==> inputs of job 9477 <==
==> flow/design.v (excerpt) <==
module CPUSystem(Clock, Reset, T, Mem_Address, Mem_WData, Mem_RData, Mem_Read, Mem_Write);
Settings: LEC_CHECK=0, ABC_AREA=1, CAP_MARGIN=0, CORE_MARGIN=2, CORE_UTILIZATION=72, CTS_CLUSTER_DIAMETER=376, CTS_CLUSTER_SIZE=100, SETUP_SLACK_MARGIN=0.41, SLEW_MARGIN=20; clock period 5.11 ns.
run.sh (not shown) runs the stock make flow with config.mk's settings and CLKGATE_MAP_FILE=.
==> job 9995: changes against job 9477 <==
ABC_AREA = default   (was 1)
CAP_MARGIN = 30   (was 0)
CELL_PAD_IN_SITES_GLOBAL_PLACEMENT = 2   (was default)
CORE_MARGIN = 4   (was 2)
CORE_UTILIZATION = 40   (was 72)
CTS_CLUSTER_DIAMETER = 280   (was 376)
CTS_CLUSTER_SIZE = default   (was 100)
SETUP_SLACK_MARGIN = default   (was 0.41)
SLEW_MARGIN = 40   (was 20)
==> flow/constraint.sdc (replaced) <==
create_clock -name core_clock -period 11.7 [get_ports {Clock}]
set_input_delay 2.3400 -clock core_clock [delete_from_list [all_inputs] [get_ports {Clock}]]
set_output_delay 2.3400 -clock core_clock [all_outputs]
set_load 0.01 [all_outputs]
==> job 9469: changes against job 9477 <==
CAP_MARGIN = 20   (was 0)
CTS_CLUSTER_DIAMETER = default   (was 376)
CTS_CLUSTER_SIZE = default   (was 100)
PLACE_DENSITY_LB_ADDON = 0.19   (was default)
SETUP_SLACK_MARGIN = default   (was 0.41)
==> flow/constraint.sdc (replaced) <==
create_clock -name core_clock -period 5.37 [get_ports {Clock}]
set_input_delay 1.0740 -clock core_clock [delete_from_list [all_inputs] [get_ports {Clock}]]
set_output_delay 1.0740 -clock core_clock [all_outputs]
set_load 0.01 [all_outputs]
==> CHANGELOG.md <==
### Physical design

* DPL Wire Length at just over 70 mm
* Final setup fails at 2
* SO Faults: setup timing
* GP Congestion at 1.15
* Outcome: finished with violations
* Yosys Instances at around 4300
* Synthesized Nets at approximately 4400
* Post-layout worst setup margin at -0.0167 ns
* Synth area leaders: dfxtp_1 (20%), nand2_1 (14%), inv_1 (9.3%), nor2_1 (8.7%), o21ai_0 (8.2%)
* Synth Instances at 4282
* Synthesized area at 24200 um2
* Synth Area in Compound Gates at approximately 25%
* Met1 Use GR at between 60% and 70%
* Die W at between 150 and 200 um
[end of results for job 9469]
==> CHANGELOG.md <==
### Physical design

* DR WL met2 at 50.6 mm
* Adder Share, Synth at under 10%
* Synthesized area at around 24000 um2
* Met1 Use GR at a little over two fifths
* Sequential share of the synthesized area at roughly 20%
* Sw frac at 42.0%
* Post-layout worst setup margin at just over 3 ns
* Vias in the first global route at 25600
* Primary FF master, synth: dfxtp_1
* Die W at 254 um
* Dominant kind of combinational cell: AND-OR/OR-AND gates
* Resize count post-CTS at 0
* Maximum vdd drop at between 0.1 and 0.15 mV
* Yosys Instances at about 3600
* Synth unique cells at approximately 110
* DPL Wire Length at ~80 mm
* GP Congestion at just over 0.9
* Final setup fails at 0
* Synth Instances at around 3600
* Hold Path Depth at 2
* Outcome: timing/DRC/antenna clean
[end of results for job 9995]
==> CHANGELOG.md <==
## Flow update

* Hold_buf cts at 0
* Error: [ERROR GRT-0232] Routing congestion too high. Check the congestion heatmap in the GUI.
* Resize count post-CTS at around 240
* Die W at ~190 um
* Outcome: did not finish
* Sequential share of the synthesized area at around a fifth
* Synth Warn # at 9
* Synth area leaders: dfxtp_1 (20%), nand2_1 (14%), inv_1 (9.3%), nor2_1 (8.7%), o21ai_0 (8.2%)
* Synth Area in Compound Gates at roughly 25%
* Synthesized area at between 20000 and 25000 um2
* Most common cell in the synthesized netlist: nand2_1
* Yosys Instances at ~4300
* Synthesized Nets at roughly 4400
* Met1 Use GR at approximately 75%
* Synth Instances at about 4300
* # rows at 67
* DPL Wire Length at 72.6 mm
* Failed at: global routing (5_1_grt)
[end of results for job 9477]

* * *

==> run P <==
Starting RTL as in the previous note.
Settings: LEC_CHECK=0, ABC_AREA=1, CAP_MARGIN=20, CORE_ASPECT_RATIO=0.99, CORE_MARGIN=2, CORE_UTILIZATION=72, CTS_CLUSTER_DIAMETER=27, CTS_CLUSTER_SIZE=78, HOLD_SLACK_MARGIN=0.07, PLACE_DENSITY_LB_ADDON=0.19, SETUP_SLACK_MARGIN=1.55, SLEW_MARGIN=20; clock period 5.32 ns.
==> inputs of run Y, as changes to run P <==
==> flow/config.mk (replaced) <==
export PLATFORM = sky130hd
export DESIGN_NAME = CPUSystem
export DESIGN_NICKNAME = CPUSystem
export VERILOG_FILES = /design/flow/design.v
export SDC_FILE = /design/flow/constraint.sdc
export NUM_CORES = 4
export LEC_CHECK = 0
export CAP_MARGIN = 20
export CORE_MARGIN = 2
export CORE_UTILIZATION = 66
export SETUP_SLACK_MARGIN = 1.14
export SLEW_MARGIN = 20
==> flow/constraint.sdc (replaced) <==
create_clock -name core_clock -period 7.83 [get_ports {Clock}]
set_input_delay 1.5660 -clock core_clock [delete_from_list [all_inputs] [get_ports {Clock}]]
set_output_delay 1.5660 -clock core_clock [all_outputs]
set_load 0.01 [all_outputs]
==> inputs of run H, as changes to run P <==
==> flow/config.mk (replaced) <==
export PLATFORM = sky130hd
export DESIGN_NAME = CPUSystem
export DESIGN_NICKNAME = CPUSystem
export VERILOG_FILES = /design/flow/design.v
export SDC_FILE = /design/flow/constraint.sdc
export NUM_CORES = 4
export LEC_CHECK = 0
export ABC_AREA = 1
export CAP_MARGIN = 10
export CELL_PAD_IN_SITES_DETAIL_PLACEMENT = 0
export CELL_PAD_IN_SITES_GLOBAL_PLACEMENT = 0
export CORE_ASPECT_RATIO = 0.82
export CORE_MARGIN = 2
export CORE_UTILIZATION = 56
export GPL_ROUTABILITY_DRIVEN = 1
export MAX_ROUTING_LAYER = met5
export MIN_ROUTING_LAYER = met1
export SETUP_SLACK_MARGIN = 1.47
export SLEW_MARGIN = 30
==> flow/constraint.sdc (replaced) <==
create_clock -name core_clock -period 5.62 [get_ports {Clock}]
set_input_delay 1.1240 -clock core_clock [delete_from_list [all_inputs] [get_ports {Clock}]]
set_output_delay 1.1240 -clock core_clock [all_outputs]
set_load 0.01 [all_outputs]
==> out/summary.txt <==
status -> finished clean
CTS resizes -> 81
comb area leader -> AND-OR/OR-AND gates
Mux area share -> 3.609%
[end of results for run Y]
==> out/summary.txt <==
Critical-path top delay cell -> fa_2
comb area leader -> simple AND/OR/NAND/NOR gates
status -> finished clean
Post-Synth Simple-Gate Area -> 37.22%
top layer in use -> met5
Combinational Power Share -> 64.0%
[end of results for run H]
==> out/summary.txt <==
status -> stopped before the end
Stopped at -> global routing (5_1_grt)
error message -> [ERROR GRT-0232] Routing congestion too high. Check the congestion heatmap in the GUI.
Synth area leader -> dfxtp_1
Die Y -> 186.4 um
Mux area share -> 0.3311%
comb area leader -> simple AND/OR/NAND/NOR gates
CTS resizes -> 224
[end of results for run P]
Power figures rest on the tool's default switching activity, not on a simulated workload.
